==> branch sierra: inputs <==
==> flow/design.v <==
module TM_ALU (
    input  wire        clk,
    input  wire        reset,
    input  wire [7:0]  AvgTxLen,
    input  wire [7:0]  InstExed,
    input  wire [7:0]  CurTxLen,
    output wire [7:0]  AvgTxLen_new,
    output wire [7:0]  InstExed_new
);
    reg [15:0] mac_result;  
    reg [7:0]  inc_result;
    reg [15:0] mac_reg;     
    reg [7:0]  inc_reg;      
    reg [7:0]  AvgTxLen_reg;  
    always @(posedge clk) begin
        if (reset) begin
            mac_reg      <= 0;
            inc_reg      <= 0;
            AvgTxLen_reg <= 0;
        end else begin
            mac_result     <= AvgTxLen * InstExed;
            mac_reg      <= mac_result + CurTxLen;
            inc_result     <= InstExed + 1;
            inc_reg      <= inc_result;
            AvgTxLen_reg <= AvgTxLen;  
        end
    end
    reg [7:0] AvgTxLen_new_reg;
    always @(posedge clk) begin
        if (reset) begin
            AvgTxLen_new_reg <= 0;
        end else begin
            if (inc_reg == 0) begin  
                AvgTxLen_new_reg <= 0;
            end else begin
                AvgTxLen_new_reg <= mac_reg / inc_reg;
            end
        end
    end
    assign AvgTxLen_new  = AvgTxLen_new_reg;
    assign InstExed_new = (reset) ? 8'b0 : AvgTxLen_reg;  
endmodule
==> flow/run.sh <==
#!/bin/bash
# the make line also repeats each setting of config.mk as NAME=value (left out here)
make -C /OpenROAD-flow-scripts/flow DESIGN_CONFIG=/design/flow/config.mk WORK_HOME=/design/flow/orfs CLKGATE_MAP_FILE= finish
==> flow/config.mk <==
export PLATFORM = sky130hd
export DESIGN_NAME = TM_ALU
export DESIGN_NICKNAME = TM_ALU
export VERILOG_FILES = /design/flow/design.v
export SDC_FILE = /design/flow/constraint.sdc
export NUM_CORES = 4
export LEC_CHECK = 0
export CAP_MARGIN = 20
export CORE_MARGIN = 2
export CORE_UTILIZATION = 31
export GPL_TIMING_DRIVEN = 0
export MAX_ROUTING_LAYER = met4
export SETUP_SLACK_MARGIN = 1.07
export SLEW_MARGIN = 20
export TNS_END_PERCENT = 75
==> flow/constraint.sdc <==
create_clock -name core_clock -period 51.9 [get_ports {clk}]
set_input_delay 10.3800 -clock core_clock [delete_from_list [all_inputs] [get_ports {clk}]]
set_output_delay 10.3800 -clock core_clock [all_outputs]
set_load 0.01 [all_outputs]
==> inputs of branch xenon, as changes to branch sierra <==
CORE_UTILIZATION = 58   (was 31)
GPL_TIMING_DRIVEN = unset   (was 0)
MAX_ROUTING_LAYER = unset   (was met4)
SETUP_SLACK_MARGIN = unset   (was 1.07)
TNS_END_PERCENT = unset   (was 75)
==> flow/constraint.sdc (replaced) <==
create_clock -name core_clock -period 16.2 [get_ports {clk}]
set_input_delay 3.2400 -clock core_clock [delete_from_list [all_inputs] [get_ports {clk}]]
set_output_delay 3.2400 -clock core_clock [all_outputs]
set_load 0.01 [all_outputs]
==> inputs of branch violet, as changes to branch sierra <==
ABC_AREA = 1   (was unset)
CORE_UTILIZATION = 72   (was 31)
GPL_TIMING_DRIVEN = unset   (was 0)
MAX_ROUTING_LAYER = unset   (was met4)
PLACE_DENSITY = 0.82   (was unset)
SETUP_SLACK_MARGIN = unset   (was 1.07)
TNS_END_PERCENT = unset   (was 75)
==> flow/constraint.sdc (replaced) <==
create_clock -name core_clock -period 14.3 [get_ports {clk}]
set_input_delay 2.8600 -clock core_clock [delete_from_list [all_inputs] [get_ports {clk}]]
set_output_delay 2.8600 -clock core_clock [all_outputs]
set_load 0.01 [all_outputs]
==> qor.txt <==
Synth mux share = 0.0460
NumNets Final = 1417
post-route setup TNS = 0 ns
WL met1 = 11.1 mm
Place WS = 16.63 ns
worst hold slack = 0.449 ns
status = timing/DRC/antenna clean
CP arrival = 35.88 ns
YS chip area = 0.00968 mm^2
final instance area = 0.0109 mm^2
tap cells = 396
the above is filed under branch sierra

==> qor.txt <==
top-count cell post-synth = ha_1
Run Error = [ERROR GRT-0232] Routing congestion too high. Check the congestion heatmap in the GUI.
leading area contributor after synthesis = ha_1
GPL Wtd Cong = 0.908
postcts setup bufs = 150
asr flop ratio synth = 0
Place WS = -10.81 ns
CTS resizes = 73
Synth mux share = 0.0460
Stopped at = 5_1_grt
XOR Share, Synth = 0.0561
status = aborted with a tool error
Num CTS Buffers = 9
YS chip area = 0.00968 mm^2
Synth Seq Share = 0.157
the above is filed under branch xenon

==> qor.txt <==
DP HPWL = 28.6 mm
status = aborted with a tool error
Die H = 122 um
Max-area cell share = 0.184
Run Error = [ERROR DPL-0038] Utilization greater than 100%, impossible to legalize
YS chip area = 0.00995 mm^2
GPL Wtd Cong = 0.926
Place WS = -11.72 ns
Synth mux share = 0
Stopped at = 4_1_cts
ys flop type = dfxtp_1
list of most frequent post-synthesis cells = nand2_1, inv_1, ha_1
Syn Nets = 1676
the above is filed under branch violet



==> trial 37: inputs <==
// TM_ALU: RTL as listed in full above, without the edits since
Settings: LEC_CHECK=0, ABC_AREA=1, CAP_MARGIN=20, CORE_MARGIN=2, CORE_UTILIZATION=72, PLACE_DENSITY=0.4, SETUP_SLACK_MARGIN=-1.36, SLEW_MARGIN=20; clock period 27.6 ns.
run.sh (not shown) runs the stock make flow with config.mk's settings and CLKGATE_MAP_FILE=.
==> inputs of trial 86, as changes to trial 37 <==
--- a/flow/config.mk
+++ b/flow/config.mk
@@ -7,8 +7,6 @@
 export LEC_CHECK = 0
-export ABC_AREA = 1
 export CAP_MARGIN = 20
 export CORE_MARGIN = 2
-export CORE_UTILIZATION = 72
-export PLACE_DENSITY = 0.4
-export SETUP_SLACK_MARGIN = -1.36
+export CORE_UTILIZATION = 66
+export SETUP_SLACK_MARGIN = -1.87
 export SLEW_MARGIN = 20
==> flow/constraint.sdc (replaced) <==
create_clock -name core_clock -period 24.3 [get_ports {clk}]
set_input_delay 4.8600 -clock core_clock [delete_from_list [all_inputs] [get_ports {clk}]]
set_output_delay 4.8600 -clock core_clock [all_outputs]
set_load 0.01 [all_outputs]
==> inputs of trial 87, as changes to trial 37 <==
--- a/flow/config.mk
+++ b/flow/config.mk
@@ -7,8 +7,9 @@
 export LEC_CHECK = 0
-export ABC_AREA = 1
 export CAP_MARGIN = 20
 export CORE_MARGIN = 2
-export CORE_UTILIZATION = 72
-export PLACE_DENSITY = 0.4
-export SETUP_SLACK_MARGIN = -1.36
+export CORE_UTILIZATION = 71
+export CTS_CLUSTER_DIAMETER = 354
+export CTS_CLUSTER_SIZE = 22
+export HOLD_SLACK_MARGIN = 0.29
+export SETUP_SLACK_MARGIN = -1.24
 export SLEW_MARGIN = 20
==> flow/constraint.sdc (replaced) <==
create_clock -name core_clock -period 16.3 [get_ports {clk}]
set_input_delay 3.2600 -clock core_clock [delete_from_list [all_inputs] [get_ports {clk}]]
set_output_delay 3.2600 -clock core_clock [all_outputs]
set_load 0.01 [all_outputs]
==> Changelog: implementation <==
### Implementation results

* Synth cell count leaders: 146 x ha_1, 94 x inv_1, 91 x nand2_1, 76 x nor2_1, 59 x a21oi_1
* Yosys cell count at 1161
* Last stage: clock tree synthesis (4_1_cts)
* Chip Area, Yosys at 9683 µm²
* Error: [ERROR DPL-0038] Utilization greater than 100%, impossible to legalize
* Die H at 120.8 µm
* Post-Place Worst Slack at -12.36 ns
* Status: stopped before the end
* Adder-cell share of the synthesized area at 26.62%
* Synth Area in XOR/XNOR at 5.608%
* Dpl cells at 1643
the above is filed under trial 87

==> Changelog: implementation <==
## Implementation

* Synth Seq Share at 15.29%
* Yosys cell count at 1467
* Chip Area, Yosys at 9953 µm²
* DRC at 0
* Post-Place Worst Slack at -0.02875 ns
* Synth cell count leaders: 335 x nand2_1, 280 x inv_1, 146 x ha_1, 103 x nor2_1, 95 x nand3_1
* Status: complete, no violations
the above is filed under trial 37

==> Changelog: implementation <==
### Implementation results

* Largest area contributor in the netlist: ha_1
* Post-Place Worst Slack at -2.778 ns
* Adder-cell share of the synthesized area at 26.62%
* Yosys cell count at 1161
* Error: [ERROR DPL-0038] Utilization greater than 100%, impossible to legalize
* Total number of H-tree levels at 3
* Mux cell area share at 4.600%
* Dpl cells at 1626
* Status: stopped before the end
* Die H at 125.1 µm
* Last stage: global routing (5_1_grt)
* Chip Area, Yosys at 9683 µm²
the above is filed under trial 86



==> job 9482 <==
RTL: the design.v shown in full above, as it stands there.
Settings: LEC_CHECK=0, CAP_MARGIN=35, CELL_PAD_IN_SITES_DETAIL_PLACEMENT=2, CORE_ASPECT_RATIO=0.6, CORE_MARGIN=6, CORE_UTILIZATION=40, CTS_CLUSTER_DIAMETER=98, HOLD_SLACK_MARGIN=-0.07, PLACE_DENSITY_LB_ADDON=0.06, SETUP_SLACK_MARGIN=-2.0, SLEW_MARGIN=15; clock period 40.7 ns.
==> job 7560: changes against job 9482 <==
- ABC_AREA: not set -> 1
- CAP_MARGIN: 35 -> 20
- CELL_PAD_IN_SITES_DETAIL_PLACEMENT: 2 -> not set
- CORE_ASPECT_RATIO: 0.6 -> not set
- CORE_MARGIN: 6 -> 5
- CORE_UTILIZATION: 40 -> 67
- CTS_CLUSTER_DIAMETER: 98 -> 333
- HOLD_SLACK_MARGIN: -0.07 -> 0.06
- PLACE_DENSITY_LB_ADDON: 0.06 -> not set
- SLEW_MARGIN: 15 -> 20
==> flow/constraint.sdc (replaced) <==
create_clock -name core_clock -period 30.0 [get_ports {clk}]
set_input_delay 6.0000 -clock core_clock [delete_from_list [all_inputs] [get_ports {clk}]]
set_output_delay 6.0000 -clock core_clock [all_outputs]
set_load 0.01 [all_outputs]
==> results <==
- Routed wire length: job 7560 is lower than job 9482 (36%).
- In job 7560 the first-iteration DRC count is smaller than in job 9482, by about 6%.
- Between job 9482 and job 7560, the lower synthesized area is in job 9482 (gap about 2.7%, measured against job 7560).
- Against job 9482, the setup slack of job 7560 is worse by 3.5 ns.
- Against job 7560, the via count of job 9482 is smaller by about 0.8%.
==> figures <==
quantity	job 7560	job 9482
Result of the run	timing/DRC/antenna clean	timing/DRC/antenna clean
Worst hold slack after final layout	0.450 ns	0.462 ns
Number of ordinary inverters in the final layout	290	94
DP HPWL	17200 µm	27800 µm
Crit path arrival time	28.89 ns	36.08 ns
CP bufs+invs	30	6
Launch point of the worst path	inc_reg[6]$_SDFF_PP0_	inc_reg[2]$_SDFF_PP0_
Combined global-route utilization of all metal layers	24.8%	23.9%
Origin of the critical flop-to-flop path	inc_reg[6]$_SDFF_PP0_	inc_reg[2]$_SDFF_PP0_
Layout fillers	1226	2633
Global-route wire length before repair	37200 µm	54200 µm


==> inputs of 01-10 <==
Starts from the design.v that is shown in full above.
clock: 30.0 ns
lec_check: 0
abc_area: 0
cap_margin: 5
core_margin: 2
core_utilization: 40
cts_cluster_diameter: 122
cts_cluster_size: 98
hold_slack_margin: -0.09
place_density_lb_addon: 0.01
slew_margin: 20
tns_end_percent: 35
==> inputs of 12-20, as changes to 01-10 <==
ABC_AREA = 1   (was 0)
CAP_MARGIN = 20   (was 5)
CORE_MARGIN = 5   (was 2)
CORE_UTILIZATION = 68   (was 40)
CTS_CLUSTER_DIAMETER = default   (was 122)
CTS_CLUSTER_SIZE = default   (was 98)
HOLD_SLACK_MARGIN = 0.06   (was -0.09)
PLACE_DENSITY = 0.42   (was default)
PLACE_DENSITY_LB_ADDON = default   (was 0.01)
SETUP_SLACK_MARGIN = -2.0   (was default)
TNS_END_PERCENT = default   (was 35)
==> run_summary.xml <==
<?xml version="1.0" encoding="UTF-8"?>
<metrics>
  <group name="outcome">
    <metric name="run_status" unit="">complete, no violations</metric>
  </group>
  <group name="route">
    <metric name="drt-vias-per-instance" unit="">5.275</metric>
  </group>
  <group name="logic_synthesis">
    <metric name="synth_nets" unit="">1676</metric>
  </group>
  <group name="sta">
    <metric name="layout_worst_path_cycle_share" unit="">0.9584</metric>
    <metric name="post-route-min-period" unit="ns">28.75</metric>
  </group>
  <group name="floorplan">
    <metric name="placement_rows" unit="">44</metric>
    <metric name="floorplan.die_area" unit="um^2">17160</metric>
  </group>
  <group name="critical_path">
    <metric name="timing.critical_path.slowest_cell_delay" unit="ns">0.41</metric>
  </group>
</metrics>
-- figures above: 12-20

==> run_summary.xml <==
<?xml version="1.0" encoding="UTF-8"?>
<metrics>
  <group name="route">
    <metric name="drt-vias-per-instance" unit="">5.480</metric>
    <metric name="antenna-diode-count" unit="">0</metric>
  </group>
  <group name="floorplan">
    <metric name="floorplan.die_area" unit="um^2">25470</metric>
    <metric name="placement_rows" unit="">56</metric>
  </group>
  <group name="sta">
    <metric name="fin_worst_hold_slack" unit="ns">0.4496</metric>
    <metric name="post-route-min-period" unit="ns">28.39</metric>
    <metric name="layout_worst_path_cycle_share" unit="">0.9464</metric>
  </group>
  <group name="grt">
    <metric name="grt_max_usage_layer" unit="">met2</metric>
  </group>
  <group name="outcome">
    <metric name="run_status" unit="">complete, no violations</metric>
  </group>
  <group name="layout">
    <metric name="comb_area_share" unit="">0.6954</metric>
  </group>
  <group name="cts">
    <metric name="cts.root.buffer_cell" unit="">sky130_fd_sc_hd__clkbuf_16</metric>
  </group>
  <group name="critical_path">
    <metric name="timing.critical_path.slowest_cell_delay" unit="ns">0.55</metric>
  </group>
  <group name="logic_synthesis">
    <metric name="synth_nets" unit="">1370</metric>
  </group>
</metrics>
-- figures above: 01-10



==> v24 <==
RTL: the design.v shown in full above, as it stands there.
==> flow/config.mk <==
export PLATFORM = sky130hd
export DESIGN_NAME = TM_ALU
export DESIGN_NICKNAME = TM_ALU
export VERILOG_FILES = /design/flow/design.v
export SDC_FILE = /design/flow/constraint.sdc
export NUM_CORES = 4
export LEC_CHECK = 0
export CAP_MARGIN = 20
export CORE_MARGIN = 5
export CORE_UTILIZATION = 31
export GPL_TIMING_DRIVEN = 0
export MAX_ROUTING_LAYER = met4
export PLACE_DENSITY = 0.64
export SETUP_SLACK_MARGIN = 1.07
export SLEW_MARGIN = 20
export TNS_END_PERCENT = 75
==> flow/constraint.sdc <==
create_clock -name core_clock -period 51.9 [get_ports {clk}]
set_input_delay 10.3800 -clock core_clock [delete_from_list [all_inputs] [get_ports {clk}]]
set_output_delay 10.3800 -clock core_clock [all_outputs]
set_load 0.01 [all_outputs]
==> inputs of v16, as changes to v24 <==
--- a/flow/config.mk
+++ b/flow/config.mk
@@ -6,11 +6,14 @@
 export NUM_CORES = 4
 export LEC_CHECK = 0
 export CAP_MARGIN = 20
+export CELL_PAD_IN_SITES_GLOBAL_PLACEMENT = 2
 export CORE_MARGIN = 5
-export CORE_UTILIZATION = 31
-export GPL_TIMING_DRIVEN = 0
+export CORE_UTILIZATION = 67
+export CTS_CLUSTER_DIAMETER = 322
+export GPL_TIMING_DRIVEN = 1
 export MAX_ROUTING_LAYER = met4
+export MIN_ROUTING_LAYER = met2
 export PLACE_DENSITY = 0.64
 export SETUP_SLACK_MARGIN = 1.07
 export SLEW_MARGIN = 20
-export TNS_END_PERCENT = 75
+export TNS_END_PERCENT = 15
==> inputs of v29, as changes to v24 <==
==> flow/config.mk (replaced) <==
export PLATFORM = sky130hd
export DESIGN_NAME = TM_ALU
export DESIGN_NICKNAME = TM_ALU
export VERILOG_FILES = /design/flow/design.v
export SDC_FILE = /design/flow/constraint.sdc
export NUM_CORES = 4
export LEC_CHECK = 0
export ABC_AREA = 1
export CAP_MARGIN = 20
export CORE_MARGIN = 2
export CORE_UTILIZATION = 72
export CTS_CLUSTER_DIAMETER = 365
export CTS_CLUSTER_SIZE = 96
export SLEW_MARGIN = 20
export TNS_END_PERCENT = 10
==> flow/constraint.sdc (replaced) <==
create_clock -name core_clock -period 18.4 [get_ports {clk}]
set_input_delay 3.6800 -clock core_clock [delete_from_list [all_inputs] [get_ports {clk}]]
set_output_delay 3.6800 -clock core_clock [all_outputs]
set_load 0.01 [all_outputs]
==> results <==
| metric | v29 | v24 | v16 |
|---|---|---|---|
| Most used standard cell by instance count after synthesis | sky130_fd_sc_hd__nand2_1 | sky130_fd_sc_hd__ha_1 | sky130_fd_sc_hd__ha_1 |
| Net Count, Synth | 1,676 | 1,370 | 1,370 |
| Starting density of the core | 74.6% | 31.5% | 67.4% |
| Part of the Yosys area used for sequential elements | 15.3% | 15.7% | 15.7% |
| Post-placement worst setup slack | -7.42 ns | 16.71 ns | - |
| Adder-Cell Fraction of Synth Area | 25.8% | 26.6% | 26.6% |
| Buffers on Ports | 41 | 36 | - |
| Io pins | 42 | 42 | - |
| Yosys chip area | 9950 um^2 | 9680 um^2 | 9680 um^2 |
| Half-perimeter wire length of the detailed placement result | 29,100 um | 18,200 um | - |
| MUX share of area | 0% | 4.60% | 4.60% |
| Number of cells in Yosys stat | 1,467 | 1,161 | 1,161 |
| Run status | did not finish | timing/DRC/antenna clean | did not finish |
| Last stage reached | 4_1_cts | - | 3_1_place_gp_skip_io |
